$ cat flow/config.mk
export PLATFORM = sky130hd
export DESIGN_NAME = ALU_TOP
export DESIGN_NICKNAME = ALU_TOP
export VERILOG_FILES = /design/flow/design.v
export SDC_FILE = /design/flow/constraint.sdc
export NUM_CORES = 4
export LEC_CHECK = 0
export CAP_MARGIN = 20
export CORE_MARGIN = 2
export CORE_UTILIZATION = 72
export CTS_CLUSTER_DIAMETER = 28
export CTS_CLUSTER_SIZE = 87
export PLACE_DENSITY_LB_ADDON = 0.28
export SETUP_SLACK_MARGIN = 4.99
export SLEW_MARGIN = 20
export TNS_END_PERCENT = 40
$ cat flow/constraint.sdc
create_clock -name core_clock -period 34.5 [get_ports {CLK}]
set_input_delay 6.9000 -clock core_clock [delete_from_list [all_inputs] [get_ports {CLK}]]
set_output_delay 6.9000 -clock core_clock [all_outputs]
set_load 0.01 [all_outputs]
$ cat flow/design.v
module Decoder(
input       [3:2]            ALU_FUN,
output      reg              Logic_Enable,
output      reg              Shift_Enable,
output      reg              Arith_Enable,
output      reg              CMP_Enable
);
always @(*)               
 begin 
  case (ALU_FUN)
		   2'b00 : 
		   begin 
		    Arith_Enable = 1'b1;
			Shift_Enable = 1'b0;
			Logic_Enable = 1'b0;
			CMP_Enable = 1'b0;
		   end
		   2'b01 :                                       
		   begin 
		    Arith_Enable = 1'b0;
			Shift_Enable = 1'b0;
			Logic_Enable = 1'b1;
			CMP_Enable = 1'b0;
		   end
		   2'b10 :                                       
		   begin 
		    Arith_Enable = 1'b0;
			Shift_Enable = 1'b0;
			Logic_Enable = 1'b0;
			CMP_Enable = 1'b1;
		   end
		   2'b11 :                                       
		   begin 
		    Arith_Enable = 1'b0;
			Shift_Enable = 1'b1;
			Logic_Enable = 1'b0;
			CMP_Enable = 1'b0;
		   end
	endcase 
end 	
endmodule
module Arith_Unit #(parameter Width = 16)
(
input     [Width-1 :0]                 A,
input     [Width-1 :0]                 B,
input                                  CLK,
input                                  RST,
input       [1:0]                      ALU_FUN,
input                                  Arith_Enable,
output      reg[Width-1 :0]            Arith_OUT,
output      reg                        Carry_OUT,
output      reg                        Arith_Flag
);
wire                         High; 
wire                         LOW;
reg   [Width-1 :0]           Arith_OUT_R;
reg                          Arith_Flag_R;
reg                          Carry_OUT_R;
always @(*) 
 begin
  Carry_OUT_R = 1'b0;
  Arith_Flag_R = Arith_Enable;
  if (Arith_Enable)  
   begin 
            Arith_Flag_R = High;
	  case (ALU_FUN)
			   2'b00 :                                       
			   begin 
			   {Carry_OUT_R , Arith_OUT_R} = A + B;
			   end
			   2'b01 :                                      
			   begin 
			   Arith_OUT_R = A - B;
			   end
			   2'b10 :                                      
			   begin
			   Arith_OUT_R = A * B ;
			   end
			   2'b11 :                                     
			   begin
			   Arith_OUT_R = (B == {Width{1'b0}}) ? {Width{1'b1}} : A / B ;
			   end
		endcase 
	end
   else 
    begin
	  Arith_OUT_R= 16'b0;	
	end	
end 	
always @(posedge CLK or negedge RST)                 
 begin 
	 if (!RST)
	  begin
	    Arith_OUT <= 16'b0;
	    Arith_Flag <= 1'b0;
		Carry_OUT <= 1'b0;
	  end
	 else 
	  begin
	    Arith_OUT <= Arith_OUT_R;
 	    Arith_Flag <= Arith_Flag_R;
		Carry_OUT <= Carry_OUT_R;
	  end
 end
assign High = 1'b1;
assign LOW = 1'b0;
endmodule   
module Logic_Unit  #(parameter Width = 16)
(
input       [Width-1 :0]               A,
input       [Width-1 :0]               B,
input                                  CLK,
input       [1:0]                      ALU_FUN,
input                                  RST,
input                                  Logic_Enable,
output      reg                        Logic_Flag,
output      reg[Width-1 :0]            Logic_OUT
);
wire                         High; 
wire                         LOW;
reg    [Width-1 :0]          Logic_OUT_R;
reg                          Logic_Flag_R;
always @(*)               
 begin 
  Logic_Flag_R = Logic_Enable;
  if (Logic_Enable)
   begin
               Logic_Flag_R = High;
	  case (ALU_FUN)
			   2'b00 :                                       
			   begin
			   Logic_OUT_R = A & B;
			   end
			   2'b01 :                                       
			   begin
			   Logic_OUT_R = A | B;
			   end
			   2'b10 :                                       
			   begin
			   Logic_OUT_R = ~(A & B);
			   end
			   2'b11 :                                        
			   begin
			   Logic_OUT_R = ~(A | B);
			   end
		endcase
     end	
	else		
	 begin
	 Logic_OUT_R = 16'b0;
	 end
end 	
always @ (posedge CLK or negedge RST)                 
 begin 
 if (!RST)
  begin
  Logic_OUT <= 16'b0;
  Logic_Flag <= 1'b0;
  end
 else
  begin 
  Logic_OUT <= Logic_OUT_R;
  Logic_Flag <= Logic_Flag_R;
  end
end
assign High = 1'b1;
assign LOW = 1'b0;
endmodule   
module CMP_Unit #(parameter Width = 16)
(
input       [Width-1 :0]               A,
input       [Width-1 :0]               B,
input                                  CLK,
input       [1:0]                      ALU_FUN,
input                                  RST,
input                                  CMP_Enable,
output      reg                        CMP_Flag,
output      reg[Width-1 :0]            CMP_OUT
);
wire                         High; 
wire                         LOW;
reg   [Width-1 :0]           CMP_OUT_R;
reg                          CMP_Flag_R;
always @(*)               
 begin 
  CMP_Flag_R = CMP_Enable;
  CMP_OUT_R = 16'b0;
  if (CMP_Enable)
   begin
               CMP_Flag_R = High;
	  case (ALU_FUN)
			   2'b00 : 
			   begin                                   
				 CMP_OUT_R = 16'b0000;
				 end
			   2'b01 : 
			   begin 
				if (A == B)                                      
				 CMP_OUT_R = 16'b0001;
				 end
			   2'b10 :                                        
			   begin 
				if ( A > B)
				 CMP_OUT_R = 16'b0010;
				 end
			   2'b11 :                                       
			   begin
				if (A < B)
				 CMP_OUT_R = 16'b0011;
				 end
		endcase 
	end
  else
   begin
    CMP_OUT_R = 16'b0;
  end	
end 	
always @ (posedge CLK or negedge RST)                 
begin 
 if (!RST)
  begin
  CMP_OUT <= 16'b0;
  CMP_Flag <= 1'b0;
  end
 else
  begin 
  CMP_OUT <= CMP_OUT_R;
  CMP_Flag <= CMP_Flag_R;
  end
end
assign High = 1'b1;
assign LOW = 1'b0;
endmodule   
module Shift_Unit #(parameter Width = 16)
(
input       [Width-1 :0]                  A,
input       [Width-1 :0]                  B,
input                                     CLK,
input       [1:0]                         ALU_FUN,
input                                     RST,
input                                     Shift_Enable,
output      reg                           Shift_Flag,
output      reg[Width-1 :0]               Shift_OUT
);
wire                         High; 
wire                         LOW;
reg   [Width-1 :0]           Shift_OUT_R;
reg                          Shift_Flag_R;
always @(*)               
 begin 
  Shift_Flag_R = Shift_Enable;
  if (Shift_Enable)
   begin
              Shift_Flag_R = High;
	  case (ALU_FUN)
			   2'b00 :                                        
			   begin 
			   Shift_OUT_R = A >> 16'b0001;
			   end
			   2'b01 :                                        
			   begin
			   Shift_OUT_R = A << 16'b0001;
			   end
			   2'b10 :                                        
			   begin 
			   Shift_OUT_R = B >> 16'b0001;
			   end
			   2'b11 :                                        
			   begin
			   Shift_OUT_R = B << 16'b0001;
			   end
		endcase 
	end
  else
   begin 
     Shift_OUT_R = 16'b0;
  end	 
end 	
always @ (posedge CLK or negedge RST)                 
 begin 
  if (!RST)
   begin 
  Shift_OUT <= 16'b0;
  Shift_Flag <= 1'b0;
   end
  else
   begin  
  Shift_OUT <= Shift_OUT_R;
  Shift_Flag <= Shift_Flag_R;
  end
end
assign High = 1'b1;
assign LOW = 1'b0;
endmodule   
module ALU_TOP #(parameter Width = 16)
( 
input        [Width-1 :0]                                 A,
input        [Width-1 :0]                                 B,
input        [3:0]                                        ALU_FUN,
input                                                     CLK,
input                                                     RST,
output       [Width-1 :0]                                 Arith_OUT,
output                                                    Arith_Flag,
output                                                    Carry_OUT,
output       [Width-1 :0]                                 Logic_Out,
output                                                    Logic_Flag,
output       [Width-1 :0]                                 CMP_OUT,
output                                                    CMP_Flag,
output                                                    Shift_Flag,
output       [Width-1 :0]                                 Shift_OUT
);
wire      Shift_Enable,Logic_Enable,Arith_Enable,CMP_Enable;
Decoder DUT1 (
.ALU_FUN(ALU_FUN[3:2]),
.Logic_Enable(Logic_Enable),
.Shift_Enable(Shift_Enable),
.Arith_Enable(Arith_Enable),
.CMP_Enable(CMP_Enable)
);
Arith_Unit DUT2 (
.A(A),
.B(B),
.CLK(CLK),
.RST(RST),
.ALU_FUN(ALU_FUN[1:0]),
.Arith_Enable(Arith_Enable),
.Arith_OUT(Arith_OUT),
.Carry_OUT(Carry_OUT),
.Arith_Flag(Arith_Flag)
);
Logic_Unit DUT3 (
.A(A),
.B(B),
.CLK(CLK),
.RST(RST),
.ALU_FUN(ALU_FUN[1:0]),
.Logic_Enable(Logic_Enable),
.Logic_Flag(Logic_Flag),
.Logic_OUT(Logic_Out)
);
CMP_Unit DUT4 (
.A(A),
.B(B),
.CLK(CLK),
.RST(RST),
.ALU_FUN(ALU_FUN[1:0]),
.CMP_Enable(CMP_Enable),
.CMP_Flag(CMP_Flag),
.CMP_OUT(CMP_OUT)
);
Shift_Unit DUT5(
.A(A),
.B(B),
.CLK(CLK),
.RST(RST),
.ALU_FUN(ALU_FUN[1:0]),
.Shift_Enable(Shift_Enable),
.Shift_Flag(Shift_Flag),
.Shift_OUT(Shift_OUT)
);
endmodule
$ cat flow/run.sh
#!/bin/bash
# the make line also repeats each setting of config.mk as NAME=value (left out here)
make -C /OpenROAD-flow-scripts/flow DESIGN_CONFIG=/design/flow/config.mk WORK_HOME=/design/flow/orfs CLKGATE_MAP_FILE= finish
==> results of run 1 <==
## metal layers
metal,track usage (%),overflow
met1,78.4,0
met2,93.1,4
met3,62.6,0
met4,73.2,2
met5,34.8,0
## metrics by stage
stage               area (sq um)  setup slack [ps]  hold slack, ps  instances
floorplan                  15500              4170            6600       1933
global placement           16500               666            7060       2241
detailed placement         16500              -247            7080       2241
CTS                        19000              3840            6750       2424
## repair_timing
| action | CTS |
|---|---|
| gates resized | 202 |
| buffers inserted | 172 |
| gates cloned | 3 |
| hold buffers | 0 |
| pin swaps | 134 |
| setup endpoints to repair | 3 |
| hold endpoints to repair | 0 |
==> reports/qor.txt, run 1 <==
Sink Count - 55
Mapped Cells - 1,920
Stage reached - global routing
Cts bufs inserted - 5
Core Rows - 52
FP Util - 73.5%
Top Ports - 107
Seq share, synth - 9.22%
Basic Gates by Area - 18.9%
Most frequent cell after synthesis - ha_1
Max-area cell share - 19.8%
Xor+xnor area frac - 8.21%
Netlist cell types - 84
Top non-seq family - adder cells
H-tree depth - 2
Error msg - [ERROR GRT-0116] Global routing finished with congestion. Check the congestion regions in the DRC Viewer.
Root buffer cell - clkbuf_16
Total global routing overflow - 6
Total track usage - 77.2%
Synth warnings - 5
# Cells Yosys - 1,920
DIE WIDTH - 148 microns
CORE AREA - 20,300 sq um
Total die size - 21,900 sq um
Adder Share, Synth - 30.8%
Cell type with the largest total area - ha_1
Routability cong. - 1.04
Post-Syn Area per Cell - 7.78 sq um
Mux share - 4.63%
Area reported by Yosys stat - 14,900 sq um
Yosys aoi share - 20.7%
DP HPWL - 42.1 mm
Post-synth EDFFs - 0
Synthesized cell area - 14,900 sq um
Synth top area cells - ha_1 (20%), fa_1 (11%), dfrtp_1 (9.2%)
FFs w/ async S/R, synth - 100%
Ys flops - 55
Status - aborted with a tool error
Clock tree buffer depth - 2
Synth top cells by count - ha_1 (236), nor2_1 (187), inv_1 (185), nand2_1 (176), a21oi_1 (145)
I/O Buffers - 92
Ys flop type - dfrtp_1
Die Height - 148 microns
==> run 2: changes to the inputs <==
Settings changed: ABC_AREA set to 1, CAP_MARGIN 20 to 0, CTS_CLUSTER_DIAMETER 28 to 220, CTS_CLUSTER_SIZE 87 to unset, SETUP_SLACK_MARGIN 4.99 to 3.8, TNS_END_PERCENT 40 to unset.
Clock period 34.5 ns to 21.5 ns, I/O delays scaled along.
==> reports/qor.txt, run 2 <==
Status - aborted with a tool error
Stage reached - detailed placement
Error msg - [ERROR DPL-0033] detailed placement checks failed during check placement.
Top non-seq family - adder cells
Synthesized cell area - 15,700 sq um (+4.9%)
Routability cong. - 1.15 (+11%)
Cell type with the largest total area - ha_1
Mapped Cells - 2,344 (+22%)
DIE WIDTH - 151 microns (+2.4%)
Die Height - 151 microns (+2.4%)
Yosys aoi share - 15.5% (-5.2 points)
FFs w/ async S/R, synth - 100% (unchanged)
Area reported by Yosys stat - 15,700 sq um (+4.9%)
Xor+xnor area frac - 5.13% (-3.1 points)
FP Util - 74.0% (+0.49 points)
I/O Buffers - 92 (unchanged)
Max-area cell share - 18.9% (-0.92 points)
Ys flops - 55 (unchanged)
Synth warnings - 5 (unchanged)
Synth top cells by count - nand2_1 (566), inv_1 (409), ha_1 (236), a21oi_1 (157), o21ai_0 (140)
Post-synth EDFFs - 0 (unchanged)
Total die size - 22,900 sq um (+4.8%)
# Cells Yosys - 2,344 (+22%)
Most frequent cell after synthesis - nand2_1
CORE AREA - 21,200 sq um (+4.2%)
Basic Gates by Area - 28.1% (+9.2 points)
Seq share, synth - 8.79% (-0.43 points)
Core Rows - 53 (+1.9%)
Post-Syn Area per Cell - 6.68 sq um (-14%)
Netlist cell types - 66 (-21%)
Adder Share, Synth - 29.3% (-1.4 points)
Ys flop type - dfrtp_1
Top Ports - 107 (unchanged)
Mux share - 0% (-4.6 points)
Synth top area cells - ha_1 (19%), nand2_1 (14%), fa_1 (10%)
run 2: per-stage QoR:
stage	hold slack (ps)	total power, mW	area (sq um)
2_1_floorplan	4000	0.721	16300
3_3_place_gp	4460	0.965	20600
==> run 3: changes to the inputs <==
Settings changed: ABC_AREA 1 to unset, CAP_MARGIN 0 to 40, CORE_MARGIN 2 to 7, CORE_UTILIZATION 72 to 31, CTS_CLUSTER_DIAMETER 220 to unset, GPL_ROUTABILITY_DRIVEN set to 1, MIN_ROUTING_LAYER set to met1, PLACE_DENSITY_LB_ADDON 0.28 to 0.06, SETUP_SLACK_MARGIN 3.8 to unset, SLEW_MARGIN 20 to 15.
Clock period 21.5 ns to 51.8 ns, I/O delays scaled along.
==> reports/qor.txt, run 3 <==
Crit path capture - DUT2.Arith_OUT[0]
Post-Syn Area per Cell - 7.78 sq um (+16%)
Pre-CTS WS - 9810 ps
Worst EP required - 52,020 ps
Total global routing overflow - 0
# Post-CTS Setup Buffers - 0
NetSw - 0.236 mW
H-tree depth - 2
CORE AREA - 47,600 sq um (+130%)
Most frequent CP cell - ha_1
FP Util - 31.3% (-43 points)
# Cells Yosys - 1,920 (-18%)
Basic Gates by Area - 18.9% (-9.2 points)
Post-CTS sizing - 0
Clock Power Share - 9.2%
DR iter-0 viols - 955
Area growth syn-to-layout - 12.5%
Ys flops - 55 (unchanged)
CTS tree - yes
Fmax - 0.0239 GHz
Routed WL per cell - 23.6 microns
Final nets - 2,337
Placed instance count - 2,588
CP Launch Point - B[14]
Worst Path Max Fanout - 17
Final tally of max-slew violations - 0
Max stage delay on crit path - 860 ps
Synth top area cells - ha_1 (20%), fa_1 (11%), dfrtp_1 (9.2%)
Largest net degree at the start of global routing - 56
Cell type with the largest total area - ha_1
Core Rows - 80 (+51%)
Slew @ Worst Pin - 900 ps
FFs w/ async S/R, synth - 100% (unchanged)
Hold Fails Final Rpt - 0
Final worst-path cycle share - 80.9%
CP top delay family - AND-OR/OR-AND gates
Vias/cell - 5.46
Max-capacitance violation count - 0
Status - no timing/DRC/antenna violations
Xor+xnor area frac - 8.21% (+3.1 points)
Largest Pwr Group - combinational cells
Cell Pwr Density - 27.7 nW/um^2
DIE WIDTH - 233 microns (+54%)
Tot Pwr - 0.466 mW
WL final - 61.3 mm
Leakage - 7.77 nW
Routability cong. - 0.892 (-22%)
Slowest cell on crit path - or4_1
Switching Share - 50.6%
Clk power - 0.0430 mW
I/O Buffers - 92 (unchanged)
Adder Share, Synth - 30.8% (+1.4 points)
Setup CP Type - primary input to flop
WP data arrival - 42,130 ps
Max-area cell share - 19.8% (+0.92 points)
CP bufs+invs - 9
Seq share, synth - 9.22% (+0.43 points)
Synthesized cell area - 14,900 sq um (-4.7%)
Cts bufs inserted - 5
Post-synth EDFFs - 0 (unchanged)
Warning total across the stage logs - 62
Vias in the first global route - 14,300
DRT antenna net count - 0
Clock-pin transition on the worst setup and hold timing paths - 90 ps
CTS Hold Bufs - 0
Rel. slew slack - 39.7%
Die Height - 233 microns (+54%)
Total die size - 54,500 sq um (+140%)
Area reported by Yosys stat - 14,900 sq um (-4.7%)
Hold WC Path Type - primary input to asynchronous set/reset pin
TritonRoute pass-1 iters - 6
Synth top cells by count - ha_1 (236), nor2_1 (187), inv_1 (185), nand2_1 (176), a21oi_1 (145)
Mux share - 4.63% (+4.6 points)
Netlist cell types - 84 (+27%)
Sink Count - 55
DP HPWL - 47.5 mm
Synth warnings - 5 (unchanged)
Finished Layout Cells - 2,597
Top Ports - 107 (unchanged)
Max IR drop VDD - 0.0000264 V
Most frequent cell after synthesis - ha_1
Setup violators final - 0
Initial antenna violation count - 2
Total track usage - 22.1%
Setup WS post-layout - 9890 ps
Root buffer cell - clkbuf_16
Sequential share of power - 10.2%
Minimum clock period - 41,910 ps
CP startpoint kind - primary input
Ys flop type - dfrtp_1
Internal cell power - 0.230 mW
Top non-seq family - adder cells
ANT cells - 0
RSZ-0062 raised after global routing - no
Sum Neg Setup Slack - 0 ps
Comb pwr - 0.375 mW
Seq power - 0.0475 mW
CP Capture Type - flop
Yosys aoi share - 20.7% (+5.2 points)
Crit path depth - 114
Vias - 14,200
Clock tree buffer depth - 2
First-pass GRT wire length - 90.5 mm
Residual DRC count - 0
Mapped Cells - 1,920 (-18%)
Combinational share of power - 80.6%
[run 3: routing by layer]
| metal | GRT usage, % | share of wire (%) | up-vias |
|---|---|---|---|
| met4 | 5.94 | 2.6 | 2 |
| met1 | 29.4 | 45 | 6868 |
| met3 | 2.93 | 5.6 | 75 |
| li1 | - | - | 6820 |
| met5 | 0 | 0.013 | - |
| met2 | 37.5 | 47 | 411 |
[run 3: area by class of cell]
cell class	instances	area, sq um
clock inverters	2	38.8
fillers	5037	30900
clock buffers	6	129
well taps	615	769
inverters	190	713
repair buffers	136	1290
flip-flops and latches	55	1380
multi-input cells	1593	12500
[run 3: through the flow]
step | hold slack (ps) | instance area [sq um] | util [%]
global route | 10000 | 16800 | 35.2
floorplan | 10060 | 15000 | -
finish | 9990 | 16800 | 35.2
CTS | 10220 | 16800 | 35.2
global placement | 10570 | 16500 | 34.7
detailed placement | 10570 | 16600 | 34.8
==> run 4: changes to the inputs <==
Settings changed: CORE_MARGIN 7 to 2, CORE_UTILIZATION 31 to 55, HOLD_SLACK_MARGIN set to -0.1, PLACE_DENSITY_LB_ADDON 0.06 to unset, TNS_END_PERCENT set to 5.
Clock period 51.8 ns to 31.5 ns, I/O delays scaled along.
==> reports/qor.txt, run 4 <==
Setup CP Type - primary input to flop
Warning total across the stage logs - 64 (+3.2%)
Vias in the first global route - 15,700 (+9.7%)
Most frequent cell after synthesis - ha_1
Status - no timing/DRC/antenna violations
Netlist cell types - 84 (unchanged)
DP HPWL - 43.6 mm (-8.3%)
Max-area cell share - 19.8% (unchanged)
H-tree depth - 2 (unchanged)
I/O Buffers - 92 (unchanged)
CORE AREA - 26,800 sq um (-44%)
Fmax - 0.0326 GHz
Clk power - 0.0591 mW (+37%)
CP startpoint kind - primary input
Yosys aoi share - 20.7% (unchanged)
CP Capture Type - flop
First-pass GRT wire length - 86.6 mm (-4.3%)
Switching Share - 49.3% (-1.3 points)
Seq power - 0.0777 mW (+64%)
Routed WL per cell - 22.0 microns (-6.8%)
Total die size - 28,500 sq um (-48%)
CTS tree - yes
Most frequent CP cell - ha_1
Mapped Cells - 1,920 (unchanged)
Max-capacitance violation count - 0 (unchanged)
Area reported by Yosys stat - 14,900 sq um (unchanged)
TritonRoute pass-1 iters - 5 (-1)
ANT cells - 0 (unchanged)
DRT antenna net count - 0 (unchanged)
FP Util - 55.7% (+24 points)
Seq share, synth - 9.22% (unchanged)
Die Height - 169 microns (-28%)
Crit path capture - DUT2.Arith_OUT[0]
Max stage delay on crit path - 570 ps (-290 ps)
Basic Gates by Area - 18.9% (unchanged)
Comb pwr - 0.678 mW (+81%)
Hold WC Path Type - primary input to asynchronous set/reset pin
Largest net degree at the start of global routing - 72 (+29%)
WHS - 6120 ps (-3870 ps)
Slowest cell on crit path - or4_4
Clock-pin transition on the worst setup and hold timing paths - 80 ps (about the same)
Root buffer cell - clkbuf_16
Ys flop type - dfrtp_1
Clock Power Share - 7.3% (-1.9 points)
Post-synth EDFFs - 0 (unchanged)
Vias/cell - 6.19 (+13%)
Largest Pwr Group - combinational cells
# Cells Yosys - 1,920 (unchanged)
FFs w/ async S/R, synth - 100% (unchanged)
Internal cell power - 0.413 mW (+79%)
Max IR drop VDD - 0.0000396 V (+50%)
Crit path depth - 120 (+5.3%)
DIE WIDTH - 169 microns (-28%)
Clock tree buffer depth - 2 (unchanged)
Total track usage - 39.1% (+17 points)
Final nets - 2,617 (+12%)
Total global routing overflow - 0 (unchanged)
Synth warnings - 5 (unchanged)
Setup WS post-layout - 800 ps (-9090 ps)
Worst EP required - 31,700 ps (-20,320 ps)
Vias - 16,100 (+14%)
Xor+xnor area frac - 8.21% (unchanged)
Rel. slew slack - 38.9% (-0.79 points)
Core Rows - 60 (-25%)
Minimum clock period - 30,700 ps
Area growth syn-to-layout - 28.4%
DR iter-0 viols - 1,360 (+42%)
Slew @ Worst Pin - 893 ps (-6.27 ps)
Cell type with the largest total area - ha_1
Setup violators final - 0 (unchanged)
Final tally of max-slew violations - 0 (unchanged)
Top non-seq family - adder cells
Fillers - 2,271 (-55%)
Initial antenna violation count - 2 (unchanged)
Layout Utilization - 71.5% (+36 points)
Cts bufs inserted - 5 (unchanged)
Gate Area - 13,100 sq um (+4.9%)
Residual DRC count - 0 (unchanged)
Final worst-path cycle share - 97.5% (+17 points)
Worst Path Max Fanout - 8 (-9)
CTS Hold Bufs - 0 (unchanged)
Synth top area cells - ha_1 (20%), fa_1 (11%), dfrtp_1 (9.2%)
CP bufs+invs - 15 (+6)
WP data arrival - 30,900 ps (-11,230 ps)
Area taken by flip-flops and latches - 1380 sq um (unchanged)
WL final - 57.3 mm (-6.5%)
CP top delay family - AND-OR/OR-AND gates
CP Launch Point - B[8]
Mux share - 4.63% (unchanged)
Synthesized cell area - 14,900 sq um (unchanged)
Ys flops - 55 (unchanged)
Top Ports - 107 (unchanged)
Synth top cells by count - ha_1 (236), nor2_1 (187), inv_1 (185), nand2_1 (176), a21oi_1 (145)
NetSw - 0.402 mW (+70%)
Sink Count - 55 (unchanged)
Cell Pwr Density - 42.5 nW/um^2 (+53%)
Routability cong. - 1.02 (+14%)
Pre-CTS WS - -722 ps (-10,540 ps)
Adder Share, Synth - 30.8% (unchanged)
Combinational share of power - 83.2% (+2.6 points)
Hold Fails Final Rpt - 0 (unchanged)
Leakage - 9.30 nW (+20%)
Post-Syn Area per Cell - 7.78 sq um (unchanged)
Sequential share of power - 9.5% (-0.7 points)
[run 4: area by class of cell]
cell class	count	share of cell area, %
inverter	190	3.72
multi-input combinational	1593	68.3
timing repair buffer	416	17.8
clock inverter	3	0.131
sequential	55	7.18
clock buffer	5	0.653
tap	341	2.23
[run 4: what timing repair did]
item,4_1_cts,5_1_grt
endpoints found under the hold margin,0,0
pin swaps,4,57
setup buffers,1,20
gates resized,17,113
setup endpoints to repair,1,2
[run 4: metrics by stage]
step	TNS (ps)	total power, mW	area, sq um	cells
floorplan	0	0.532	15100	1933
global placement	0	0.708	18200	2572
detailed placement	-722	0.723	18200	2573
CTS	0	0.787	18500	2582
global route	-326	0.876	19200	2603
finish	0	0.814	19200	2603
[run 4: layer usage]
metal / wire length [microns] / global-route usage (%)
met5: 13 / 0
met3: 5620 / 6.69
met1: 22000 / 49.0
met2: 26000 / 64.2
met4: 3690 / 21.6
==> run 5: changes to the inputs <==
Settings changed: CAP_MARGIN 40 to 30, CORE_UTILIZATION 55 to 21, CTS_CLUSTER_DIAMETER set to 285, CTS_CLUSTER_SIZE set to 18, GPL_ROUTABILITY_DRIVEN 1 to unset, GPL_TIMING_DRIVEN set to 0, HOLD_SLACK_MARGIN -0.1 to unset, MAX_ROUTING_LAYER set to met5, MIN_ROUTING_LAYER met1 to unset, PLACE_DENSITY set to 0.72, SETUP_SLACK_MARGIN set to 4.56, SLEW_MARGIN 15 to 30, TNS_END_PERCENT 5 to unset.
Clock period 31.5 ns to 41.5 ns, I/O delays scaled along.
==> reports/qor.txt, run 5 <==
Status - no timing/DRC/antenna violations
Vias/cell - 5.13 (-17%)
Clock tree buffer depth - 2 (unchanged)
CORE AREA - 70,100 sq um (+160%)
Cts bufs inserted - 5 (unchanged)
DIE WIDTH - 271 microns (+60%)
Warning total across the stage logs - 62 (-3.1%)
Fmax - 0.0278 GHz
FP Util - 21.3% (-34 points)
Combinational share of power - 82.1% (-1.1 points)
Routability cong. - 0.986 (-3.1%)
Seq share, synth - 9.22% (unchanged)
Crit path depth - 122 (+1.7%)
Final tally of max-slew violations - 0 (unchanged)
Largest Pwr Group - combinational cells
Most frequent cell after synthesis - ha_1
Area taken by flip-flops and latches - 1380 sq um (unchanged)
Max IR drop VDD - 0.0000581 V (+47%)
Routed WL per cell - 19.4 microns (-12%)
Switching Share - 52.3% (+3.0 points)
Vias in the first global route - 14,500 (-7.3%)
Yosys aoi share - 20.7% (unchanged)
Max stage delay on crit path - 620 ps (+50 ps)
Synth warnings - 5 (unchanged)
Final worst-path cycle share - 86.6% (-11 points)
DP HPWL - 44.8 mm (+2.8%)
Tot Pwr - 0.606 mW (-26%)
Hold WC Path Type - primary input to asynchronous set/reset pin
Slowest cell on crit path - or4b_2
Clock Power Share - 8.1% (+0.8 points)
Die Height - 271 microns (+60%)
Worst EP required - 41,680 ps (+9980 ps)
Worst Path Max Fanout - 10 (+2)
Ys flop type - dfrtp_1
Initial antenna violation count - 15 (+13)
Hold Fails Final Rpt - 0 (unchanged)
NetSw - 0.317 mW (-21%)
Clock-pin transition on the worst setup and hold timing paths - 90 ps (about the same)
Mapped Cells - 1,920 (unchanged)
Comb pwr - 0.497 mW (-27%)
Internal cell power - 0.289 mW (-30%)
CP bufs+invs - 16 (+1)
CTS tree - yes
Basic Gates by Area - 18.9% (unchanged)
CP top delay family - AND-OR/OR-AND gates
Placed instance count - 2,964 (+15%)
Setup WS post-layout - 5580 ps (+4780 ps)
Minimum clock period - 35,920 ps
Setup violators final - 0 (unchanged)
First-pass GRT wire length - 86.8 mm (+0.14%)
Crit path capture - DUT2.Arith_OUT[0]
FFs w/ async S/R, synth - 100% (unchanged)
Post-Syn Area per Cell - 7.78 sq um (unchanged)
Top non-seq family - adder cells
Seq power - 0.0593 mW (-24%)
Xor+xnor area frac - 8.21% (unchanged)
WL final - 58.2 mm (+1.6%)
Layout Utilization - 25.6% (-46 points)
Sink Count - 55 (unchanged)
Ys flops - 55 (unchanged)
WP data arrival - 36,100 ps (+5200 ps)
Area growth syn-to-layout - 20.4%
Cell type with the largest total area - ha_1
TritonRoute pass-1 iters - 6 (+1)
Placed Area - 17,100 sq um (-6.3%)
CP startpoint kind - primary input
Core Rows - 97 (+62%)
DRT antenna net count - 0 (unchanged)
Top Ports - 107 (unchanged)
Total track usage - 15.2% (-24 points)
H-tree depth - 2 (unchanged)
Synth top cells by count - ha_1 (236), nor2_1 (187), inv_1 (185), nand2_1 (176), a21oi_1 (145)
Cell Pwr Density - 33.7 nW/um^2 (-21%)
Synthesized cell area - 14,900 sq um (unchanged)
CP Launch Point - B[4]
Pre-CTS WS - -399 ps (+323 ps)
DR iter-0 viols - 1,758 (+29%)
Post-synth EDFFs - 0 (unchanged)
Total die size - 73,200 sq um (+160%)
Residual DRC count - 0 (unchanged)
Synth top area cells - ha_1 (20%), fa_1 (11%), dfrtp_1 (9.2%)
Netlist cell types - 84 (unchanged)
Slew @ Worst Pin - 1020 ps (+124 ps)
Final Instance Area - 18,000 sq um (-6.2%)
Area reported by Yosys stat - 14,900 sq um (unchanged)
Fillers - 7,747 (+240%)
Root buffer cell - clkbuf_16
Mux share - 4.63% (unchanged)
Max-capacitance violation count - 0 (unchanged)
Most frequent CP cell - ha_1
I/O Buffers - 90 (-2.2%)
Adder Share, Synth - 30.8% (unchanged)
RSZ-0062 raised after global routing - no
Setup CP Type - primary input to flop
CP Capture Type - flop
Vias - 15,400 (-4.6%)
Gate Area - 12,900 sq um (-1.1%)
Max-area cell share - 19.8% (unchanged)
Finished Layout Cells - 2,999 (+15%)
CTS Hold Bufs - 0 (unchanged)
Leakage - 8.05 nW (-14%)
Largest net degree at the start of global routing - 29 (-60%)
Final nets - 2,412 (-7.8%)
Clk power - 0.0493 mW (-17%)
Sequential share of power - 9.8% (+0.3 points)
# Cells Yosys - 1,920 (unchanged)
Rel. slew slack - 32.1% (-6.8 points)
Total global routing overflow - 0 (unchanged)
[run 5: cell type report]
cell class / instances / area share, %
diodes: 2 / 0.0278
plain buffers: 95 / 2.69
clock buffers: 6 / 0.773
clock inverters: 2 / 0.104
inverters: 190 / 4.04
multi-input cells: 1593 / 72.1
flip-flops and latches: 55 / 7.66
well taps: 940 / 6.54
repair buffers: 115 / 6.08
repair inverters: 1 / 0.0278
[run 5: metrics by stage]
step                hold slack [ps]  setup TNS (ps)
finish                         7870               0
global route                   7900               0
CTS                            7880               0
detailed placement             8230            -399
global placement               8920           -1060
floorplan                      8000               0
[run 5: metal layers]
layer,wire length (microns),GRT usage [%],part of all wire (%)
met2,24900,23.3,43
met3,7640,4.62,13
met5,147,0,0.25
met1,23700,20.5,41
met4,1850,4.46,3.2
[run 5: timing repair]
action,in CTS,in global routing
gates resized,71,90
endpoints found under the setup margin,3,2
gates cloned,1,0
setup buffers,8,16
pin swaps,7,20
==> run 6: changes to the inputs <==
Settings changed: ABC_AREA set to 1, CAP_MARGIN 30 to 20, CORE_UTILIZATION 21 to 72, CTS_CLUSTER_DIAMETER 285 to 201, CTS_CLUSTER_SIZE 18 to unset, GPL_TIMING_DRIVEN 0 to unset, MAX_ROUTING_LAYER met5 to unset, PLACE_DENSITY 0.72 to 0.35, SETUP_SLACK_MARGIN 4.56 to 3.8, SLEW_MARGIN 30 to 20.
Clock period 41.5 ns to 21.4 ns, I/O delays scaled along.
==> reports/qor.txt, run 6 <==
Max-area cell share - 18.9% (-0.92 points)
Mux share - 0% (-4.6 points)
Post-Syn Area per Cell - 6.68 sq um (-14%)
Stage reached - detailed placement
Mapped Cells - 2,344 (+22%)
Synthesized cell area - 15,700 sq um (+4.9%)
Area reported by Yosys stat - 15,700 sq um (+4.9%)
Yosys aoi share - 15.5% (-5.2 points)
Routability cong. - 1.15 (+17%)
Status - aborted with a tool error
Basic Gates by Area - 28.1% (+9.2 points)
Xor+xnor area frac - 5.13% (-3.1 points)
Netlist cell types - 66 (-21%)
Error msg - [ERROR DPL-0033] detailed placement checks failed during check placement.
Ys flop type - dfrtp_1
Die Height - 151 microns (-44%)
Synth top area cells - ha_1 (19%), nand2_1 (14%), fa_1 (10%)
Ys flops - 55 (unchanged)
Adder Share, Synth - 29.3% (-1.4 points)
FP Util - 74.0% (+53 points)
Synth warnings - 5 (unchanged)
# Cells Yosys - 2,344 (+22%)
Most frequent cell after synthesis - nand2_1
DIE WIDTH - 151 microns (-44%)
Total die size - 22,900 sq um (-69%)
Top Ports - 107 (unchanged)
Synth top cells by count - nand2_1 (566), inv_1 (409), ha_1 (236), a21oi_1 (157), o21ai_0 (140)
Seq share, synth - 8.79% (-0.43 points)
Post-synth EDFFs - 0 (unchanged)
Core Rows - 53 (-45%)
CORE AREA - 21,200 sq um (-70%)
FFs w/ async S/R, synth - 100% (unchanged)
I/O Buffers - 92 (+2.2%)
Cell type with the largest total area - ha_1
Top non-seq family - adder cells
-- run 6: metrics by stage --
step | worst slack [ps] | hold slack (ps) | setup TNS [ps] | area (sq um) | std cells
floorplan | -2980 | 3980 | -4490 | 16300 | 2357
global placement | -4070 | 4430 | -8060 | 20500 | 3088
==> run 7: changes to the inputs <==
Settings changed: ABC_AREA 1 to 0, CAP_MARGIN 20 to 40, CORE_UTILIZATION 72 to 66, CTS_CLUSTER_DIAMETER 201 to 198, GPL_ROUTABILITY_DRIVEN set to 1, HOLD_SLACK_MARGIN set to -0.1, MAX_ROUTING_LAYER set to met4, MIN_ROUTING_LAYER set to met1, PLACE_DENSITY 0.35 to unset, SETUP_SLACK_MARGIN 3.8 to 4.44, SLEW_MARGIN 20 to 15, TNS_END_PERCENT set to 5.
Clock period 21.4 ns to 29.5 ns, I/O delays scaled along.
==> reports/qor.txt, run 7 <==
Status - aborted with a tool error
Stage reached - global routing
Error msg - [ERROR GRT-0232] Routing congestion too high. Check the congestion heatmap in the GUI.
CTS Hold Bufs - 0
Netlist cell types - 84 (+27%)
Max-area cell share - 19.8% (+0.92 points)
FFs w/ async S/R, synth - 100% (unchanged)
Ys flop type - dfrtp_1
Synth warnings - 5 (unchanged)
Basic Gates by Area - 18.9% (-9.2 points)
Yosys aoi share - 20.7% (+5.2 points)
Total global routing overflow - 128
Top Ports - 107 (unchanged)
Core Rows - 55 (+3.8%)
Clock tree buffer depth - 2
Total track usage - 83.8%
Post-Syn Area per Cell - 7.78 sq um (+16%)
Ys flops - 55 (unchanged)
Post-synth EDFFs - 0 (unchanged)
Top non-seq family - adder cells
Mux share - 4.63% (+4.6 points)
Cell type with the largest total area - ha_1
Synth top cells by count - ha_1 (236), nor2_1 (187), inv_1 (185), nand2_1 (176), a21oi_1 (145)
# Cells Yosys - 1,920 (-18%)
FP Util - 66.5% (-7.5 points)
Root buffer cell - clkbuf_16
Area reported by Yosys stat - 14,900 sq um (-4.7%)
Pre-CTS WS - -1130 ps
Sink Count - 55
Routability cong. - 1.08 (-6.1%)
Mapped Cells - 1,920 (-18%)
Total die size - 23,800 sq um (+3.9%)
Cts bufs inserted - 5
I/O Buffers - 92 (unchanged)
CORE AREA - 22,400 sq um (+6.1%)
DP HPWL - 45.6 mm
Adder Share, Synth - 30.8% (+1.4 points)
Most frequent cell after synthesis - ha_1
Synth top area cells - ha_1 (20%), fa_1 (11%), dfrtp_1 (9.2%)
DIE WIDTH - 154 microns (+1.9%)
H-tree depth - 2
Synthesized cell area - 14,900 sq um (-4.7%)
Die Height - 154 microns (+1.9%)
Seq share, synth - 9.22% (+0.43 points)
Xor+xnor area frac - 8.21% (+3.1 points)
[run 7: through the flow]
stage	utilization [%]	area, sq um	std cells	power, mW	setup TNS, ps
CTS	89.3	20000	2661	0.900	0
detailed placement	85.6	19200	2608	0.803	-1130
global placement	85.6	19200	2607	0.766	-350
floorplan	-	15500	1933	0.577	0
[run 7: layer usage]
layer  GRT usage [%]  GRT overflow
met5               -             -
met2            97.9            83
met4            87.8            36
met1            80.5             3
met3            68.1             6
[run 7: what timing repair did]
action	CTS
resized	79
setup buffers	45
endpoints found under the setup margin	4
pin swaps	59
==> run 8: changes to the inputs <==
Settings changed: ABC_AREA 0 to unset, CAP_MARGIN 40 to 20, CELL_PAD_IN_SITES_GLOBAL_PLACEMENT set to 3, CORE_MARGIN 2 to 9, CORE_UTILIZATION 66 to 60, CTS_CLUSTER_DIAMETER 198 to 55, GPL_ROUTABILITY_DRIVEN 1 to unset, HOLD_SLACK_MARGIN -0.1 to unset, MAX_ROUTING_LAYER met4 to unset, MIN_ROUTING_LAYER met1 to unset, SETUP_SLACK_MARGIN 4.44 to -0.35, SLEW_MARGIN 15 to 20, TNS_END_PERCENT 5 to unset.
Clock period 29.5 ns to 29.2 ns, I/O delays scaled along.
==> reports/qor.txt, run 8 <==
Synth top area cells - ha_1 (20%), fa_1 (11%), dfrtp_1 (9.2%)
Core Rows - 57 (+3.6%)
Post-synth EDFFs - 0 (unchanged)
Synth top cells by count - ha_1 (236), nor2_1 (187), inv_1 (185), nand2_1 (176), a21oi_1 (145)
DIE WIDTH - 176 microns (+14%)
Post-Syn Area per Cell - 7.78 sq um (unchanged)
Cell type with the largest total area - ha_1
FP Util - 61.2% (-5.3 points)
FFs w/ async S/R, synth - 100% (unchanged)
Seq share, synth - 9.22% (unchanged)
Synthesized cell area - 14,900 sq um (unchanged)
Synth warnings - 5 (unchanged)
Yosys aoi share - 20.7% (unchanged)
Stage reached - global placement without I/O
Die Height - 176 microns (+14%)
Total die size - 30,900 sq um (+30%)
Most frequent cell after synthesis - ha_1
Top non-seq family - adder cells
# Cells Yosys - 1,920 (unchanged)
Ys flop type - dfrtp_1
Mapped Cells - 1,920 (unchanged)
CORE AREA - 24,400 sq um (+8.7%)
Status - aborted with a tool error
Error msg - [ERROR GPL-0301] Utilization 133.727 % exceeds 100%.
Area reported by Yosys stat - 14,900 sq um (unchanged)
Basic Gates by Area - 18.9% (unchanged)
Ys flops - 55 (unchanged)
Max-area cell share - 19.8% (unchanged)
Xor+xnor area frac - 8.21% (unchanged)
Adder Share, Synth - 30.8% (unchanged)
Mux share - 4.63% (unchanged)
Netlist cell types - 84 (unchanged)
==> run 9: changes to the inputs <==
Settings changed: CELL_PAD_IN_SITES_GLOBAL_PLACEMENT 3 to unset, CORE_MARGIN 9 to 2, CORE_UTILIZATION 60 to 40, CTS_CLUSTER_DIAMETER 55 to unset, SETUP_SLACK_MARGIN -0.35 to unset.
Clock period 29.2 ns to 17.8 ns, I/O delays scaled along.
==> reports/qor.txt, run 9 <==
Max-area cell share - 19.8% (unchanged)
Ys flops - 55 (unchanged)
Post-synth EDFFs - 0 (unchanged)
Setup WS post-layout - -9450 ps
Max-capacitance violation count - 0
Root buffer cell - clkbuf_16
Vias/cell - 5.72
Vias in the first global route - 16,900
Violated Checks - negative setup slack
WHS - 3400 ps
Crit path depth - 114
Xor+xnor area frac - 8.21% (unchanged)
Sequential share of power - 8.7%
Synth warnings - 5 (unchanged)
Die Height - 197 microns (+12%)
Cts bufs inserted - 5
Final tally of max-slew violations - 0
Most frequent CP cell - ha_1
Slew @ Worst Pin - 1160 ps
First-pass GRT wire length - 95.0 mm
Ys flop type - dfrtp_1
H-tree depth - 2
Synthesized cell area - 14,900 sq um (unchanged)
Minimum clock period - 27,250 ps
CP Launch Point - B[6]
WL final - 62.4 mm
Area growth syn-to-layout - 47.1%
Max stage delay on crit path - 440 ps
Status - failed layout checks
Clk power - 0.136 mW
CP Capture Type - flop
# Cells Yosys - 1,920 (unchanged)
CORE AREA - 36,700 sq um (+50%)
Placed instance count - 2,860
Most frequent cell after synthesis - ha_1
Vias - 16,900
Worst Path Max Fanout - 7
RSZ-0062 raised after global routing - yes
Worst EP required - 18,010 ps
CP top delay family - AND-OR/OR-AND gates
Mapped Cells - 1,920 (unchanged)
Cell type with the largest total area - ha_1
FFs w/ async S/R, synth - 100% (unchanged)
WP data arrival - 27,450 ps
Core Rows - 70 (+23%)
Sink Count - 55
Internal cell power - 0.826 mW
Crit path capture - DUT2.Arith_OUT[0]
Cell Pwr Density - 72.0 nW/um^2
Layout Utilization - 59.8%
Warning total across the stage logs - 65
Total global routing overflow - 0
Comb pwr - 1.31 mW
TritonRoute pass-1 iters - 5
Final worst-path cycle share - 153%
CP startpoint kind - primary input
Initial antenna violation count - 3
Clock tree buffer depth - 2
Rel. slew slack - 21.7%
Max IR drop VDD - 0.0000900 V
Hold WC Path Type - primary input to asynchronous set/reset pin
DP HPWL - 47.2 mm
Area reported by Yosys stat - 14,900 sq um (unchanged)
Hold Fails Final Rpt - 0
Fmax - 0.0367 GHz
Synth top area cells - ha_1 (20%), fa_1 (11%), dfrtp_1 (9.2%)
Final Instance Area - 22,000 sq um
Synth top cells by count - ha_1 (236), nor2_1 (187), inv_1 (185), nand2_1 (176), a21oi_1 (145)
Routability cong. - 0.942
Top non-seq family - adder cells
Yosys aoi share - 20.7% (unchanged)
Largest Pwr Group - combinational cells
CP bufs+invs - 13
DR iter-0 viols - 1,363
ANT cells - 0
Largest net degree at the start of global routing - 72
Residual DRC count - 0
Setup CP Type - primary input to flop
Finished Layout Cells - 2,964
Basic Gates by Area - 18.9% (unchanged)
Total die size - 38,900 sq um (+26%)
Total track usage - 31.8%
Combinational share of power - 82.7%
Setup violators final - 6
Clock Power Share - 8.6%
NetSw - 0.754 mW
Final nets - 2,851
Seq share, synth - 9.22% (unchanged)
Netlist cell types - 84 (unchanged)
Placed Area - 20,000 sq um
Slowest cell on crit path - or4_4
Post-Syn Area per Cell - 7.78 sq um (unchanged)
Fillers - 3,251
Top Ports - 107
Switching Share - 47.7%
FP Util - 40.7% (-21 points)
DIE WIDTH - 197 microns (+12%)
CTS Hold Bufs - 0
Clock-pin transition on the worst setup and hold timing paths - 80 ps
Mux share - 4.63% (unchanged)
Sum Neg Setup Slack - -30,920 ps
Routed WL per cell - 21.1 microns
DRT antenna net count - 0
Adder Share, Synth - 30.8% (unchanged)
Leakage - 10.5 nW
CTS tree - yes
Seq power - 0.138 mW
I/O Buffers - 92
-- run 9: timing repair --
action	in CTS	in global routing
endpoints found under the setup margin	6	6
setup buffers	69	31
gates resized	164	89
pin swaps	95	85
gates cloned	1	0
-- run 9: cell type report --
type	count	area, sq um	share of cell area, %
Multi-Input combinational cell	1594	13900	63.5
Sequential cell	55	1380	6.27
Timing Repair Buffer	649	5150	23.4
Clock inverter	3	67.6	0.308
Clock buffer	5	125	0.570
Inverter	190	714	3.25
Tap cell	468	586	2.67
-- run 9: per-layer routing --
metal  global-route usage (%)  part of all wire (%)
met1                     40.1                    41
met2                     53.0                    46
met3                     5.09                   7.8
met4                     15.2                   5.2
met5                        0                 0.021
-- run 9: through the flow --
stage               worst slack (ps)  total power, mW
floorplan                      -9160            0.958
global placement              -10090             1.34
detailed placement            -10730             1.36
CTS                            -8830             1.54
global route                  -10360             1.72
finish                         -9450             1.58
==> run 10: changes to the inputs <==
Settings changed: ABC_AREA set to 1, CORE_ASPECT_RATIO set to 0.7, CORE_UTILIZATION 40 to 72, CTS_CLUSTER_DIAMETER set to 390, CTS_CLUSTER_SIZE set to 85, PLACE_DENSITY set to 0.86, SETUP_SLACK_MARGIN set to 4.51.
Clock period 17.8 ns to 16.3 ns, I/O delays scaled along.
==> reports/qor.txt, run 10 <==
Status - aborted with a tool error
Stage reached - clock tree synthesis
Error msg - [ERROR DPL-0038] Utilization greater than 100%, impossible to legalize
Max-area cell share - 18.9% (-0.92 points)
Core Rows - 45 (-36%)
Die Height - 127 microns (-35%)
Mux share - 0% (-4.6 points)
Total die size - 23,000 sq um (-41%)
Seq share, synth - 8.79% (-0.43 points)
Basic Gates by Area - 28.1% (+9.2 points)
Yosys aoi share - 15.5% (-5.2 points)
Cell type with the largest total area - ha_1
I/O Buffers - 92 (unchanged)
FFs w/ async S/R, synth - 100% (unchanged)
Ys flop type - dfrtp_1
Post-synth EDFFs - 0 (unchanged)
Synth warnings - 5 (unchanged)
Placed instance count - 3,108 (+8.7%)
Area reported by Yosys stat - 15,700 sq um (+4.9%)
Top Ports - 107 (unchanged)
Top non-seq family - adder cells
Placed Area - 20,600 sq um (+3.3%)
Xor+xnor area frac - 5.13% (-3.1 points)
Mapped Cells - 2,344 (+22%)
Synthesized cell area - 15,700 sq um (+4.9%)
Netlist cell types - 66 (-21%)
Routability cong. - 1.13 (+20%)
DP HPWL - 59.1 mm (+25%)
# Cells Yosys - 2,344 (+22%)
Synth top cells by count - nand2_1 (566), inv_1 (409), ha_1 (236), a21oi_1 (157), o21ai_0 (140)
Synth top area cells - ha_1 (19%), nand2_1 (14%), fa_1 (10%)
Adder Share, Synth - 29.3% (-1.4 points)
FP Util - 72.8% (+32 points)
CORE AREA - 21,500 sq um (-41%)
Most frequent cell after synthesis - nand2_1
DIE WIDTH - 180 microns (-8.6%)
Post-Syn Area per Cell - 6.68 sq um (-14%)
Ys flops - 55 (unchanged)
## run 10: stage by stage
step | hold WS, ps | setup WS, ps | setup TNS, ps
2_1_floorplan | 2960 | -7060 | -19870
3_3_place_gp | 3420 | -8530 | -28410
3_5_place_dp | 3480 | -11130 | -41200
==> run 11: changes to the inputs <==
Settings changed: ABC_AREA 1 to unset, CORE_ASPECT_RATIO 0.7 to unset, CTS_CLUSTER_DIAMETER 390 to unset, CTS_CLUSTER_SIZE 85 to unset, PLACE_DENSITY 0.86 to unset, SETUP_SLACK_MARGIN 4.51 to unset.
Clock period 16.3 ns to 17.9 ns, I/O delays scaled along.
==> reports/qor.txt, run 11 <==
Status - aborted with a tool error
Stage reached - clock tree synthesis
Error msg - [ERROR DPL-0038] Utilization greater than 100%, impossible to legalize
Die Height - 148 microns (+16%)
Cell type with the largest total area - ha_1
Mapped Cells - 1,920 (-18%)
Mux share - 4.63% (+4.6 points)
Placed instance count - 2,636 (-15%)
Synthesized cell area - 14,900 sq um (-4.7%)
Synth top cells by count - ha_1 (236), nor2_1 (187), inv_1 (185), nand2_1 (176), a21oi_1 (145)
Seq share, synth - 9.22% (+0.43 points)
DP HPWL - 56.6 mm (-4.2%)
Top non-seq family - adder cells
DIE WIDTH - 148 microns (-18%)
Yosys aoi share - 20.7% (+5.2 points)
Xor+xnor area frac - 8.21% (+3.1 points)
Routability cong. - 1.09 (-2.9%)
Adder Share, Synth - 30.8% (+1.4 points)
Most frequent cell after synthesis - ha_1
CORE AREA - 20,300 sq um (-5.6%)
Total die size - 21,900 sq um (-4.6%)
FFs w/ async S/R, synth - 100% (unchanged)
Max-area cell share - 19.8% (+0.92 points)
Core Rows - 52 (+16%)
Ys flop type - dfrtp_1
Basic Gates by Area - 18.9% (-9.2 points)
Post-Syn Area per Cell - 7.78 sq um (+16%)
Synth warnings - 5 (unchanged)
Synth top area cells - ha_1 (20%), fa_1 (11%), dfrtp_1 (9.2%)
I/O Buffers - 92 (unchanged)
Pre-CTS WS - -11,820 ps (-689 ps)
Area reported by Yosys stat - 14,900 sq um (-4.7%)
FP Util - 73.5% (+0.73 points)
Ys flops - 55 (unchanged)
# Cells Yosys - 1,920 (-18%)
Netlist cell types - 84 (+27%)
Top Ports - 107 (unchanged)
Post-synth EDFFs - 0 (unchanged)
==> run 11: stage by stage <==
step	instance area, sq um	util, %	TNS (ps)
global placement	19500	96.2	-32970
floorplan	15500	-	-28680
detailed placement	19500	96.2	-43860
==> run 12: changes to the inputs <==
Settings changed: ABC_AREA set to 1, CORE_UTILIZATION 72 to 63, CTS_CLUSTER_SIZE set to 25.
Clock period 17.9 ns to 16.2 ns, I/O delays scaled along.
==> reports/qor.txt, run 12 <==
Status - aborted with a tool error
Stage reached - global routing
Error msg - [ERROR DPL-0038] Utilization greater than 100%, impossible to legalize
Placed Area - 20,800 sq um (+6.3%)
Post-synth EDFFs - 0 (unchanged)
# Cells Yosys - 2,344 (+22%)
Area reported by Yosys stat - 15,700 sq um (+4.9%)
Total die size - 26,100 sq um (+19%)
Mapped Cells - 2,344 (+22%)
I/O Buffers - 92 (unchanged)
Die Height - 162 microns (+9.2%)
Top non-seq family - adder cells
Max-area cell share - 18.9% (-0.92 points)
Core Rows - 57 (+9.6%)
Cell type with the largest total area - ha_1
DIE WIDTH - 162 microns (+9.2%)
Top Ports - 107 (unchanged)
Pre-CTS WS - -9570 ps (+2250 ps)
FFs w/ async S/R, synth - 100% (unchanged)
Routability cong. - 1.06 (-3.3%)
DP HPWL - 50.2 mm (-11%)
CORE AREA - 24,400 sq um (+20%)
Cts bufs inserted - 5
Adder Share, Synth - 29.3% (-1.4 points)
FP Util - 64.2% (-9.3 points)
Seq share, synth - 8.79% (-0.43 points)
Synth top area cells - ha_1 (19%), nand2_1 (14%), fa_1 (10%)
H-tree depth - 2
Clock tree buffer depth - 2
Xor+xnor area frac - 5.13% (-3.1 points)
Basic Gates by Area - 28.1% (+9.2 points)
Netlist cell types - 66 (-21%)
Most frequent cell after synthesis - nand2_1
Mux share - 0% (-4.6 points)
Yosys aoi share - 15.5% (-5.2 points)
Sink Count - 55
Ys flop type - dfrtp_1
Ys flops - 55 (unchanged)
Synth top cells by count - nand2_1 (566), inv_1 (409), ha_1 (236), a21oi_1 (157), o21ai_0 (140)
Post-Syn Area per Cell - 6.68 sq um (-14%)
Synthesized cell area - 15,700 sq um (+4.9%)
Root buffer cell - clkbuf_16
Synth warnings - 5 (unchanged)
-- run 12: per-stage QoR --
step | total power, mW | std cells | utilization, %
after detailed placement | 1.42 | 3164 | 85.2
after global placement | 1.32 | 3164 | 85.2
after CTS | 1.60 | 3266 | 91.1
after floorplan | 0.957 | 2357 | -
-- run 12: repair_timing --
action                     in CTS
gates cloned                    0
pin swaps                     119
buffers inserted               94
setup endpoints to repair       7
hold buffers                    0
gates resized                 162
==> run 13: changes to the inputs <==
Settings changed: CAP_MARGIN 20 to 35, CELL_PAD_IN_SITES_GLOBAL_PLACEMENT set to 1, CORE_ASPECT_RATIO set to 1.37, CORE_UTILIZATION 63 to 64, CTS_CLUSTER_SIZE 25 to 33, HOLD_SLACK_MARGIN set to -0.07, MAX_ROUTING_LAYER set to met4, MIN_ROUTING_LAYER set to met2, PLACE_DENSITY_LB_ADDON set to 0.18, SLEW_MARGIN 20 to 35, TNS_END_PERCENT set to 5.
Clock period 16.2 ns to 31.7 ns, I/O delays scaled along.
==> reports/qor.txt, run 13 <==
Status - aborted with a tool error
Stage reached - global placement without I/O
Error msg - [ERROR FLW-0024] Place density exceeds 1.0 (current PLACE_DENSITY_LB_ADDON =  0.18). Please check if the value of  PLACE_DENSITY_LB_ADDON is between 0 and 0.99.
Ys flops - 55 (unchanged)
Mapped Cells - 2,344 (unchanged)
Post-Syn Area per Cell - 6.68 sq um (unchanged)
Synth top cells by count - nand2_1 (566), inv_1 (409), ha_1 (236), a21oi_1 (157), o21ai_0 (140)
CORE AREA - 24,200 sq um (-0.67%)
Top non-seq family - adder cells
Yosys aoi share - 15.5% (unchanged)
Seq share, synth - 8.79% (unchanged)
Max-area cell share - 18.9% (unchanged)
FFs w/ async S/R, synth - 100% (unchanged)
Die Height - 187 microns (+16%)
Netlist cell types - 66 (unchanged)
Ys flop type - dfrtp_1
Post-synth EDFFs - 0 (unchanged)
Most frequent cell after synthesis - nand2_1
Xor+xnor area frac - 5.13% (unchanged)
# Cells Yosys - 2,344 (unchanged)
Adder Share, Synth - 29.3% (unchanged)
Synth warnings - 5 (unchanged)
Core Rows - 67 (+18%)
Basic Gates by Area - 28.1% (unchanged)
Synthesized cell area - 15,700 sq um (unchanged)
Area reported by Yosys stat - 15,700 sq um (unchanged)
Synth top area cells - ha_1 (19%), nand2_1 (14%), fa_1 (10%)
FP Util - 64.6% (+0.43 points)
DIE WIDTH - 138 microns (-15%)
Cell type with the largest total area - ha_1
Mux share - 0% (unchanged)
Total die size - 25,800 sq um (-1.5%)
==> run 14: changes to the inputs <==
Settings changed: ABC_AREA 1 to unset, CAP_MARGIN 35 to 20, CELL_PAD_IN_SITES_GLOBAL_PLACEMENT 1 to unset, CORE_ASPECT_RATIO 1.37 to unset, CORE_UTILIZATION 64 to 68, CTS_CLUSTER_DIAMETER set to 28, CTS_CLUSTER_SIZE 33 to 80, HOLD_SLACK_MARGIN -0.07 to unset, MAX_ROUTING_LAYER met4 to unset, MIN_ROUTING_LAYER met2 to unset, PLACE_DENSITY_LB_ADDON 0.18 to unset, SETUP_SLACK_MARGIN set to 5.0, SLEW_MARGIN 35 to 20, TNS_END_PERCENT 5 to 40.
Clock period 31.7 ns to 31.2 ns, I/O delays scaled along.
==> reports/qor.txt, run 14 <==
Status - failed layout checks
Violated Checks - negative setup slack
Max-area cell share - 19.8% (+0.92 points)
NetSw - 0.476 mW
Synth top area cells - ha_1 (20%), fa_1 (11%), dfrtp_1 (9.2%)
Setup CP Type - primary input to flop
Vias/cell - 7.69
Basic Gates by Area - 18.9% (-9.2 points)
Final Instance Area - 19,600 sq um
Total track usage - 49.6%
Seq share, synth - 9.22% (+0.43 points)
Routed WL per cell - 29.4 microns
Crit path capture - DUT2.Arith_OUT[0]
Yosys aoi share - 20.7% (+5.2 points)
CP Launch Point - B[4]
Final nets - 2,552
Core Rows - 54 (-19%)
Most frequent cell after synthesis - ha_1
Max IR drop VDD - 0.0000492 V
Final worst-path cycle share - 105%
Sequential share of power - 8.7%
Max-capacitance violation count - 0
Crit path depth - 121
Largest Pwr Group - combinational cells
CTS tree - yes
WL final - 73.0 mm
Synth top cells by count - ha_1 (236), nor2_1 (187), inv_1 (185), nand2_1 (176), a21oi_1 (145)
Combinational share of power - 84.6%
Clock Power Share - 6.7%
Leakage - 9.02 nW
Fmax - 0.0305 GHz
Synthesized cell area - 14,900 sq um (-4.7%)
Internal cell power - 0.428 mW
Rel. slew slack - 8.62%
Clock tree buffer depth - 2
Comb pwr - 0.764 mW
Post-synth EDFFs - 0 (unchanged)
# Cells Yosys - 1,920 (-18%)
RSZ-0062 raised after global routing - yes
CP bufs+invs - 14
DR iter-0 viols - 3,395
Most frequent CP cell - buf_4
Largest net degree at the start of global routing - 72
First-pass GRT wire length - 91.1 mm
CP top delay family - AND-OR/OR-AND gates
Switching Share - 52.7%
Ys flop type - dfrtp_1
Ys flops - 55 (unchanged)
CORE AREA - 21,700 sq um (-10%)
Fillers - 881
DP HPWL - 41.1 mm
Seq power - 0.0786 mW
Root buffer cell - clkbuf_16
Cell Pwr Density - 46.0 nW/um^2
Cts bufs inserted - 5
DRT antenna net count - 0
Sum Neg Setup Slack - -1660 ps
Final tally of max-slew violations - 0
Hold WC Path Type - primary input to asynchronous set/reset pin
Clock-pin transition on the worst setup and hold timing paths - 80 ps
Mapped Cells - 1,920 (-18%)
Placed Area - 17,000 sq um
Worst Path Max Fanout - 7
Cell type with the largest total area - ha_1
Setup WS post-layout - -1620 ps
Tot Pwr - 0.903 mW
I/O Buffers - 92
WP data arrival - 33,010 ps
Routability cong. - 1.04
Synth warnings - 5 (unchanged)
CTS Hold Bufs - 0
Total die size - 23,200 sq um (-10%)
Adder Share, Synth - 30.8% (+1.4 points)
Warning total across the stage logs - 67
Sink Count - 55
Total global routing overflow - 0
Setup violators final - 2
Area growth syn-to-layout - 31.4%
Netlist cell types - 84 (+27%)
Initial antenna violation count - 4
Top Ports - 107
DIE WIDTH - 152 microns (+11%)
Slew @ Worst Pin - 1370 ps
Xor+xnor area frac - 8.21% (+3.1 points)
FFs w/ async S/R, synth - 100% (unchanged)
Worst EP required - 31,400 ps
FP Util - 68.8% (+4.2 points)
CP startpoint kind - primary input
CP Capture Type - flop
Clk power - 0.0605 mW
Max stage delay on crit path - 530 ps
Die Height - 152 microns (-19%)
H-tree depth - 2
Post-Syn Area per Cell - 7.78 sq um (+16%)
Hold Fails Final Rpt - 0
Vias in the first global route - 16,700
Top non-seq family - adder cells
Slowest cell on crit path - nor2_1
Vias - 19,100
Mux share - 4.63% (+4.6 points)
Residual DRC count - 0
Minimum clock period - 32,820 ps
Area reported by Yosys stat - 14,900 sq um (-4.7%)
TritonRoute pass-1 iters - 29
-- run 14: repair_timing --
action,4_1_cts,5_1_grt
pin swaps,97,120
resized,141,137
cloned,3,1
buffers inserted,92,63
endpoints found under the setup margin,4,4
-- run 14: routing by layer --
metal / vias to the layer above / wire [microns] / part of all wire, % / global-route usage [%]
li1: 7251 / - / - / -
met3: 1046 / 12700 / 17 / 13.4
met1: 8507 / 22200 / 30 / 60.1
met4: 2 / 9490 / 13 / 34.5
met2: 2281 / 28600 / 39 / 76.8
met5: - / 13 / 0.018 / 0
-- run 14: cell type report --
class	count	area, sq um	area share, %
sequential	55	1380	7.01
inverter	190	719	3.67
tap	280	350	1.79
clock inverter	3	27.5	0.140
antenna	6	15.0	0.0765
timing repair buffer	348	2860	14.6
clock buffer	5	125	0.638
multi-input combinational	1596	14200	72.1
-- run 14: through the flow --
step                      instances  worst slack, ps  hold WS (ps)  util [%]
after global placement         2310             -440          6410      78.3
after detailed placement       2310             -973          6420      78.3
after global routing           2477            -1940          6140      90.4
after floorplan                1933             1530          5940         -
final                          2483            -1620          6080      90.5
after CTS                      2413             1240          6100      84.8
==> run 15: changes to the inputs <==
Settings changed: CORE_UTILIZATION 68 to 66, CTS_CLUSTER_DIAMETER 28 to 234, CTS_CLUSTER_SIZE 80 to 81, HOLD_SLACK_MARGIN set to -0.08, MAX_ROUTING_LAYER set to met4, SETUP_SLACK_MARGIN 5.0 to unset, TNS_END_PERCENT 40 to unset.
Clock period 31.2 ns to 27.3 ns, I/O delays scaled along.
==> reports/qor.txt, run 15 <==
Synth warnings - 5 (unchanged)
DIE WIDTH - 154 microns (+1.5%)
Routability cong. - 1.08 (+3.8%)
Top Ports - 107 (unchanged)
Most frequent cell after synthesis - ha_1
Seq share, synth - 9.22% (unchanged)
Sink Count - 55 (unchanged)
CORE AREA - 22,400 sq um (+3.4%)
Top non-seq family - adder cells
Basic Gates by Area - 18.9% (unchanged)
Max-area cell share - 19.8% (unchanged)
Status - aborted with a tool error
Synth top area cells - ha_1 (20%), fa_1 (11%), dfrtp_1 (9.2%)
Synth top cells by count - ha_1 (236), nor2_1 (187), inv_1 (185), nand2_1 (176), a21oi_1 (145)
FP Util - 66.5% (-2.3 points)
Area reported by Yosys stat - 14,900 sq um (unchanged)
Ys flops - 55 (unchanged)
Post-Syn Area per Cell - 7.78 sq um (unchanged)
Root buffer cell - clkbuf_16
DP HPWL - 45.9 mm (+12%)
Xor+xnor area frac - 8.21% (unchanged)
Netlist cell types - 84 (unchanged)
Cell type with the largest total area - ha_1
Adder Share, Synth - 30.8% (unchanged)
Cts bufs inserted - 5 (unchanged)
Clock tree buffer depth - 2 (unchanged)
Post-synth EDFFs - 0 (unchanged)
FFs w/ async S/R, synth - 100% (unchanged)
Mapped Cells - 1,920 (unchanged)
Total die size - 23,800 sq um (+3.0%)
Synthesized cell area - 14,900 sq um (unchanged)
Ys flop type - dfrtp_1
# Cells Yosys - 1,920 (unchanged)
Stage reached - global routing
Die Height - 154 microns (+1.5%)
Placed Area - 19,500 sq um (+15%)
H-tree depth - 2 (unchanged)
Mux share - 4.63% (unchanged)
I/O Buffers - 92 (unchanged)
CTS Hold Bufs - 0 (unchanged)
Yosys aoi share - 20.7% (unchanged)
Core Rows - 55 (+1.9%)
==> run 15: repair_timing <==
action / CTS
pin swaps: 48
cloned: 1
endpoints found under the setup margin: 2
resized: 59
setup buffers: 36
==> run 15: stage by stage <==
step	setup TNS (ps)	total power [mW]	std cells	hold slack [ps]	setup WS [ps]
2_1_floorplan	-1690	0.625	1933	5160	-1560
3_3_place_gp	-3080	0.833	2640	5620	-2220
3_5_place_dp	-4890	0.874	2640	5640	-3110
4_1_cts	-2320	0.963	2685	5320	-1770
Power and IR drop assume default switching activity.
